==> inputs of v28 <==
## my_chip
module my_chip (
    input logic [11:0] io_in,  
    output logic [11:0] io_out,  
    input logic clock,
    input logic reset  
);
    logic [7:0] data_in;
    logic enter, sw;
    logic rst;
    logic [1:0] operation;
    logic [4:0] data_out;
    logic finish, error;
    logic [3:0] index;
    Synchronizer sync1(.async(io_in[0]), .clock(clock), .sync(data_in[0]));
    Synchronizer sync2(.async(io_in[1]), .clock(clock), .sync(data_in[1]));
    Synchronizer sync3(.async(io_in[2]), .clock(clock), .sync(data_in[2]));
    Synchronizer sync4(.async(io_in[3]), .clock(clock), .sync(data_in[3]));
    Synchronizer sync5(.async(io_in[4]), .clock(clock), .sync(data_in[4]));
    Synchronizer sync6(.async(io_in[5]), .clock(clock), .sync(data_in[5]));
    Synchronizer sync7(.async(io_in[6]), .clock(clock), .sync(data_in[6]));
    Synchronizer sync8(.async(io_in[7]), .clock(clock), .sync(data_in[7]));
    Synchronizer sync9(.async(io_in[8]), .clock(clock), .sync(enter));
    Synchronizer sync10(.async(io_in[9]), .clock(clock), .sync(sw));
    Synchronizer sync11(.async(io_in[10]), .clock(clock), .sync(operation[0]));
    Synchronizer sync12(.async(io_in[11]), .clock(clock), .sync(operation[1]));
    Synchronizer sync13(.async(reset), .clock(clock), .sync(rst));
    assign io_out[4:0] = data_out[4:0];
    assign io_out[5] = finish;
    assign io_out[6] = error;
    assign io_out[10:7] = index[3:0];
    assign io_out[11] = 1'b0;
    Matrix_Calculator matrix_calculator(.data_in(data_in),
                                        .enter(enter),
                                        .sw(sw),
                                        .operation(operation), 
                                        .clk(clock), 
                                        .rst(rst), 
  ...
clock: 10.0 ns
lec_check: 0
cap_margin: 20
cell_pad_in_sites_detail_placement: 1
core_margin: 2
core_utilization: 40
cts_cluster_size: 98
gpl_routability_driven: 0
hold_slack_margin: -0.05
place_density_lb_addon: 0.2
setup_slack_margin: -0.47
slew_margin: 20
tns_end_percent: 30
run.sh (not shown) runs the stock make flow with config.mk's settings and CLKGATE_MAP_FILE=.
==> v37: changes against v28 <==
==> flow/config.mk (replaced) <==
export PLATFORM = sky130hd
export DESIGN_NAME = my_chip
export DESIGN_NICKNAME = my_chip
export VERILOG_FILES = /design/flow/design.v
export SDC_FILE = /design/flow/constraint.sdc
export NUM_CORES = 4
export LEC_CHECK = 0
export ABC_AREA = 1
export CAP_MARGIN = 0
export CORE_MARGIN = 2
export CORE_UTILIZATION = 72
export CTS_CLUSTER_SIZE = 15
export PLACE_DENSITY_LB_ADDON = 0.06
export SETUP_SLACK_MARGIN = 1.12
export SLEW_MARGIN = 20
==> flow/constraint.sdc (replaced) <==
create_clock -name core_clock -period 3.81 [get_ports {clock}]
set_input_delay 0.7620 -clock core_clock [delete_from_list [all_inputs] [get_ports {clock}]]
set_output_delay 0.7620 -clock core_clock [all_outputs]
set_load 0.01 [all_outputs]
==> v10: changes against v28 <==
==> flow/config.mk (replaced) <==
export PLATFORM = sky130hd
export DESIGN_NAME = my_chip
export DESIGN_NICKNAME = my_chip
export VERILOG_FILES = /design/flow/design.v
export SDC_FILE = /design/flow/constraint.sdc
export NUM_CORES = 4
export LEC_CHECK = 0
export ABC_AREA = 1
export CAP_MARGIN = 0
export CORE_MARGIN = 2
export CORE_UTILIZATION = 72
export CTS_CLUSTER_SIZE = 96
export PLACE_DENSITY = 0.36
export SETUP_SLACK_MARGIN = 1.12
export SLEW_MARGIN = 20
==> flow/constraint.sdc (replaced) <==
create_clock -name core_clock -period 3.81 [get_ports {clock}]
set_input_delay 0.7620 -clock core_clock [delete_from_list [all_inputs] [get_ports {clock}]]
set_output_delay 0.7620 -clock core_clock [all_outputs]
set_load 0.01 [all_outputs]
==> v6: changes against v28 <==
--- a/flow/config.mk
+++ b/flow/config.mk
@@ -9,2 +9,4 @@
 export CELL_PAD_IN_SITES_DETAIL_PLACEMENT = 1
+export CELL_PAD_IN_SITES_GLOBAL_PLACEMENT = 3
+export CORE_ASPECT_RATIO = 1.79
 export CORE_MARGIN = 2
@@ -14,5 +16,6 @@
 export HOLD_SLACK_MARGIN = -0.05
+export MIN_ROUTING_LAYER = met2
 export PLACE_DENSITY_LB_ADDON = 0.2
-export SETUP_SLACK_MARGIN = -0.47
-export SLEW_MARGIN = 20
+export SETUP_SLACK_MARGIN = 2.98
+export SLEW_MARGIN = 0
 export TNS_END_PERCENT = 30
==> flow/constraint.sdc (replaced) <==
create_clock -name core_clock -period 10.4 [get_ports {clock}]
set_input_delay 2.0800 -clock core_clock [delete_from_list [all_inputs] [get_ports {clock}]]
set_output_delay 2.0800 -clock core_clock [all_outputs]
set_load 0.01 [all_outputs]
==> results.json <==
{
  "tot_pwr_mw": 4.26,
  "count_of_tool_warnings": 37,
  "met3_wirelength_mm": 3.03,
  "die_w_um": 256,
  "synth.area.top_cells": "sky130_fd_sc_hd__dfxtp_1, sky130_fd_sc_hd__nand2_1, sky130_fd_sc_hd__a21oi_1",
  "viasPerCell": 5.66,
  "ys_sh_aoi": 0.192,
  "avgSynthCellArea_um2": 8.12,
  "status": "timing/DRC/antenna clean",
  "fin_worst_hold_slack_ns": 0.325,
  "worstHoldEndpoint": "sync2.sync",
  "met2_usage": 0.401,
  "synth_stat.cells": 3131,
  "global_route_wire_length_before_repair_mm": 126,
  "grt.total_usage": 0.236
}
The numbers above come from v28.

==> results.json <==
{
  "ys_sh_aoi": 0.169,
  "worstHoldEndpoint": "sync10.sync",
  "synth_stat.cells": 3728,
  "status": "timing/DRC/antenna clean",
  "tot_pwr_mw": 10.9,
  "count_of_tool_warnings": 37,
  "die_w_um": 197,
  "avgSynthCellArea_um2": 7.18
}
The numbers above come from v37.

==> results.json <==
{
  "setup_ws_ns": -0.110,
  "ys_sh_aoi": 0.169,
  "count_of_tool_warnings": 43,
  "worstHoldEndpoint": "sync10.sync",
  "met2_usage": 0.704,
  "die_w_um": 197,
  "muxShareOfSynthArea": 0,
  "fin_worst_hold_slack_ns": 0.327,
  "check-failures": "setup timing",
  "tot_pwr_mw": 11.5,
  "area.combinational_um2": 15700,
  "finalSetupViolations": 2,
  "grt.total_usage": 0.419,
  "avgSynthCellArea_um2": 7.18,
  "status": "failed layout checks",
  "met3_wirelength_mm": 10.8,
  "synth_stat.cells": 3728
}
The numbers above come from v10.

==> results.json <==
{
  "tot_pwr_mw": 4.07,
  "ys_sh_aoi": 0.192,
  "status": "timing/DRC/antenna clean",
  "grt.total_usage": 0.410,
  "viasPerCell": 7.93,
  "met3_wirelength_mm": 28.7,
  "die_w_um": 192,
  "met2_usage": 0.564,
  "synth.area.top_cells": "sky130_fd_sc_hd__dfxtp_1, sky130_fd_sc_hd__nand2_1, sky130_fd_sc_hd__a21oi_1",
  "placeableCoreArea_um2": 62900,
  "count_of_tool_warnings": 36,
  "fin_worst_hold_slack_ns": 0.320,
  "synth_stat.cells": 3131,
  "worstHoldEndpoint": "sync13.sync",
  "avgSynthCellArea_um2": 8.12,
  "area.combinational_um2": 14000,
  "global_route_wire_length_before_repair_mm": 137
}
The numbers above come from v6.


* * *

==> run C: inputs <==
my_chip again, from the RTL that the note above started with.
==> flow/config.mk <==
export PLATFORM = sky130hd
export DESIGN_NAME = my_chip
export DESIGN_NICKNAME = my_chip
export VERILOG_FILES = /design/flow/design.v
export SDC_FILE = /design/flow/constraint.sdc
export NUM_CORES = 4
export LEC_CHECK = 0
export CAP_MARGIN = 20
export CELL_PAD_IN_SITES_DETAIL_PLACEMENT = 1
export CELL_PAD_IN_SITES_GLOBAL_PLACEMENT = 3
export CORE_ASPECT_RATIO = 1.79
export CORE_MARGIN = 10
export CORE_UTILIZATION = 40
export CTS_CLUSTER_SIZE = 98
export GPL_ROUTABILITY_DRIVEN = 0
export HOLD_SLACK_MARGIN = -0.05
export MIN_ROUTING_LAYER = met1
export PLACE_DENSITY_LB_ADDON = 0.21
export SETUP_SLACK_MARGIN = 2.98
export SLEW_MARGIN = 0
export TNS_END_PERCENT = 30
==> flow/constraint.sdc <==
create_clock -name core_clock -period 10.4 [get_ports {clock}]
set_input_delay 2.0800 -clock core_clock [delete_from_list [all_inputs] [get_ports {clock}]]
set_output_delay 2.0800 -clock core_clock [all_outputs]
set_load 0.01 [all_outputs]
==> inputs of run Y, as changes to run C <==
==> flow/config.mk (replaced) <==
export PLATFORM = sky130hd
export DESIGN_NAME = my_chip
export DESIGN_NICKNAME = my_chip
export VERILOG_FILES = /design/flow/design.v
export SDC_FILE = /design/flow/constraint.sdc
export NUM_CORES = 4
export LEC_CHECK = 0
export ABC_AREA = 1
export CAP_MARGIN = 20
export CORE_MARGIN = 2
export CORE_UTILIZATION = 72
export CTS_CLUSTER_DIAMETER = 84
export CTS_CLUSTER_SIZE = 10
export PLACE_DENSITY = 0.42
export SETUP_SLACK_MARGIN = 1.36
export SLEW_MARGIN = 20
==> flow/constraint.sdc (replaced) <==
create_clock -name core_clock -period 4.57 [get_ports {clock}]
set_input_delay 0.9140 -clock core_clock [delete_from_list [all_inputs] [get_ports {clock}]]
set_output_delay 0.9140 -clock core_clock [all_outputs]
set_load 0.01 [all_outputs]
==> inputs of run A, as changes to run C <==
==> flow/config.mk (replaced) <==
export PLATFORM = sky130hd
export DESIGN_NAME = my_chip
export DESIGN_NICKNAME = my_chip
export VERILOG_FILES = /design/flow/design.v
export SDC_FILE = /design/flow/constraint.sdc
export NUM_CORES = 4
export LEC_CHECK = 0
export CAP_MARGIN = 20
export CORE_MARGIN = 2
export CORE_UTILIZATION = 39
export CTS_CLUSTER_SIZE = 30
export GPL_ROUTABILITY_DRIVEN = 0
export GPL_TIMING_DRIVEN = 1
export HOLD_SLACK_MARGIN = 0.26
export MAX_ROUTING_LAYER = met5
export PLACE_DENSITY_LB_ADDON = 0.19
export SLEW_MARGIN = 20
export TNS_END_PERCENT = 35
==> flow/constraint.sdc (replaced) <==
create_clock -name core_clock -period 9.65 [get_ports {clock}]
set_input_delay 1.9300 -clock core_clock [delete_from_list [all_inputs] [get_ports {clock}]]
set_output_delay 1.9300 -clock core_clock [all_outputs]
set_load 0.01 [all_outputs]
==> results <==
- Non-clock buffer count: run Y > run C > run A.
- In combinational power, run Y is at 4.5 times the value of run C.
- Synthesized cell count is the same in run A and run C.
- Die area, highest first: run C, run A, run Y.
- Hold slack, lowest first: run A, run Y, run C.
- The lowest utilization belongs to run A, the highest to run Y.
- Global-route usage, lowest first: run A, run C, run Y.
- Between run Y and run A, the lower clock skew is in run Y (gap 9.7 ps).
- The lowest clock-buffer cell count belongs to run Y, the highest to run A.
- Between run A and run Y, the lower final cell count is in run A (gap about 6%, measured against run Y).
- Run Y finished with timing, DRC and antenna clean. Run A finished with timing, DRC and antenna clean. Run C ran to the end with no violations.
- Wire length: run A < run Y < run C.

* * *

==> yarrow <==
my_chip again, from the RTL that the note above started with.
clock: 10.0 ns
lec_check: 0
cap_margin: 20
cell_pad_in_sites_detail_placement: 1
core_margin: 2
core_utilization: 40
cts_cluster_size: 98
place_density_lb_addon: 0.2
setup_slack_margin: -0.47
slew_margin: 20
tns_end_percent: 30
==> quartz (differences from yarrow) <==
==> flow/config.mk (replaced) <==
export PLATFORM = sky130hd
export DESIGN_NAME = my_chip
export DESIGN_NICKNAME = my_chip
export VERILOG_FILES = /design/flow/design.v
export SDC_FILE = /design/flow/constraint.sdc
export NUM_CORES = 4
export LEC_CHECK = 0
export CAP_MARGIN = 20
export CORE_MARGIN = 2
export CORE_UTILIZATION = 66
export SLEW_MARGIN = 20
==> flow/constraint.sdc (replaced) <==
create_clock -name core_clock -period 6.86 [get_ports {clock}]
set_input_delay 1.3720 -clock core_clock [delete_from_list [all_inputs] [get_ports {clock}]]
set_output_delay 1.3720 -clock core_clock [all_outputs]
set_load 0.01 [all_outputs]
==> notes <==
yarrow produced a clean layout. quartz passed the timing, design-rule and antenna checks. In yarrow the hold slack is better than in quartz, by 0.0032 ns. Between yarrow and quartz, the lower first-iteration DRC count is in yarrow (gap about 17%, measured against quartz). Against yarrow, the routed wire length of quartz is smaller by about 15%. Against quartz, the sequential share of layout area of yarrow is lower by 1.1 points. Between yarrow and quartz, the lower register-to-register slack is in quartz (gap 3.1 ns). In critical path depth, yarrow and quartz do not differ. Between yarrow and quartz, the lower sequential power is in yarrow (gap about 30%, measured against quartz). In yarrow the final area is higher than in quartz, by about 3%. Of quartz and yarrow, yarrow has the higher clock skew (gap 0.00051 ns). Synthesized cell count is the same in quartz and yarrow.
==> figures <==
metric                                                                                             quartz                                           yarrow
Met3 Usage GRT                                                                                     4.930%                                           3.050%
Final wirelength                                                                                 68280 µm                                         80310 µm
Worst R2R Start                                              matrix_calculator.mul_logic.fsm.cur_state[1]    matrix_calculator.mul_logic.fsm.cur_state[10]
Routed length per placed instance                                                                19.15 µm                                         20.47 µm
Net switching fraction of the power                                                                22.07%                                           22.13%
Placement-stage cell area                                                                     0.02565 mm²                                      0.02611 mm²
Power spent charging and discharging nets                                                      0.001309 W                                      0.0009784 W
Met1 layer wirelength in the final routing                                                       27250 µm                                         35210 µm
Critical R2R Capture                                      matrix_calculator.mul_logic.layer_1_2_reg.Q[23]  matrix_calculator.mul_logic.layer_1_2_reg.Q[31]
Number of vias per cell after detailed routing                                                      6.139                                            5.687
First-pass iteration count of the detailed router                                                       7                                                8
Area inside the core boundary                                                                 0.03784 mm²                                      0.06297 mm²
Share of the final layout cell area in multi-input gates                                           51.21%                                           49.73%
Portion of total power attributed to sequential cells                                               50.3%                                            46.3%
Global-route met2 utilization                                                                      56.66%                                           40.44%
Power group with the largest share                                                              registers                                the clock network
Flop share of the area                                                                             37.31%                                           36.21%
Clk Latency, worst-skew pair                                                                      0.60 ns                                          0.63 ns
Pin count of the biggest net entering global routing                                                  228                                              110
Count of non-filler cells in the finished layout                                                     3566                                             3923
Status                                                                           timing/DRC/antenna clean                         timing/DRC/antenna clean
Placement-stage worst setup slack                                                                1.880 ns                                         4.300 ns

* * *

==> inputs of 03-28 <==
Starting RTL as in the previous note.
Settings: LEC_CHECK=0, CAP_MARGIN=20, CORE_MARGIN=2, CORE_UTILIZATION=72, CTS_CLUSTER_SIZE=21, GPL_ROUTABILITY_DRIVEN=0, GPL_TIMING_DRIVEN=1, HOLD_SLACK_MARGIN=0.29, MAX_ROUTING_LAYER=met5, PLACE_DENSITY=0.42, SETUP_SLACK_MARGIN=-0.72, SLEW_MARGIN=20, TNS_END_PERCENT=35; clock period 8.42 ns.
==> 12-01: changes against 03-28 <==
Settings changed: ABC_AREA set to 0, CTS_CLUSTER_SIZE 21 to 100, HOLD_SLACK_MARGIN 0.29 to -0.09, PLACE_DENSITY 0.42 to 0.35, SETUP_SLACK_MARGIN -0.72 to 0.76, TNS_END_PERCENT 35 to 100.
==> flow/constraint.sdc (replaced) <==
create_clock -name core_clock -period 3.89 [get_ports {clock}]
set_input_delay 0.7780 -clock core_clock [delete_from_list [all_inputs] [get_ports {clock}]]
set_output_delay 0.7780 -clock core_clock [all_outputs]
set_load 0.01 [all_outputs]
==> 10-27: changes against 03-28 <==
Settings changed: ABC_AREA set to 1, CTS_CLUSTER_SIZE 21 to 100, HOLD_SLACK_MARGIN 0.29 to -0.09, PLACE_DENSITY 0.42 to not set, PLACE_DENSITY_LB_ADDON set to 0.19, SETUP_SLACK_MARGIN -0.72 to 0.76.
==> flow/constraint.sdc (replaced) <==
create_clock -name core_clock -period 3.89 [get_ports {clock}]
set_input_delay 0.7780 -clock core_clock [delete_from_list [all_inputs] [get_ports {clock}]]
set_output_delay 0.7780 -clock core_clock [all_outputs]
set_load 0.01 [all_outputs]
==> results <==
03-28 ran to the end with no violations. 12-01 finished with setup timing left. 10-27 finished with timing, DRC and antenna clean.
Power: 10-27 > 12-01 > 03-28.
Wire length: 03-28 < 12-01 < 10-27.
Setup slack: 03-28 is higher than 12-01 (2.5 ns).
Clock power: 10-27 > 12-01 > 03-28.
Between 03-28 and 10-27, the lower clock-buffer cell count is in 03-28 (gap 4).
==> figures <==
	03-28	10-27	12-01
Count leader, synth	sky130_fd_sc_hd__nand2_1	sky130_fd_sc_hd__nor2_1	sky130_fd_sc_hd__nand2_1
Proportion of power drawn by combinational gates	2.2%	4.2%	2.4%
Critical path's largest stage delay	0.81 ns	0.53 ns	0.44 ns
Netlist Area Pre-Place	25,400 um2	26,800 um2	25,400 um2
Number of search-and-repair iterations in the first detailed-routing pass	8	9	8
Run status	timing/DRC/antenna clean	timing/DRC/antenna clean	failed layout checks
Layout check failures	-	-	setup timing
Post-synthesis area per instance	8.12 um2	7.18 um2	8.12 um2
Tool Warnings	34	41	43
Share of the final layout cell area in multi-input gates	51.4%	49.4%	50.4%
Min-Delay Startpoint	sync7.tmp1	sync7.tmp1	sync13.tmp1
Logic area	14,000 um2	14,900 um2	14,900 um2
Number of filler cells placed in the layout	2,488	2,259	1,933
Power is estimated from default activity; no workload was simulated.
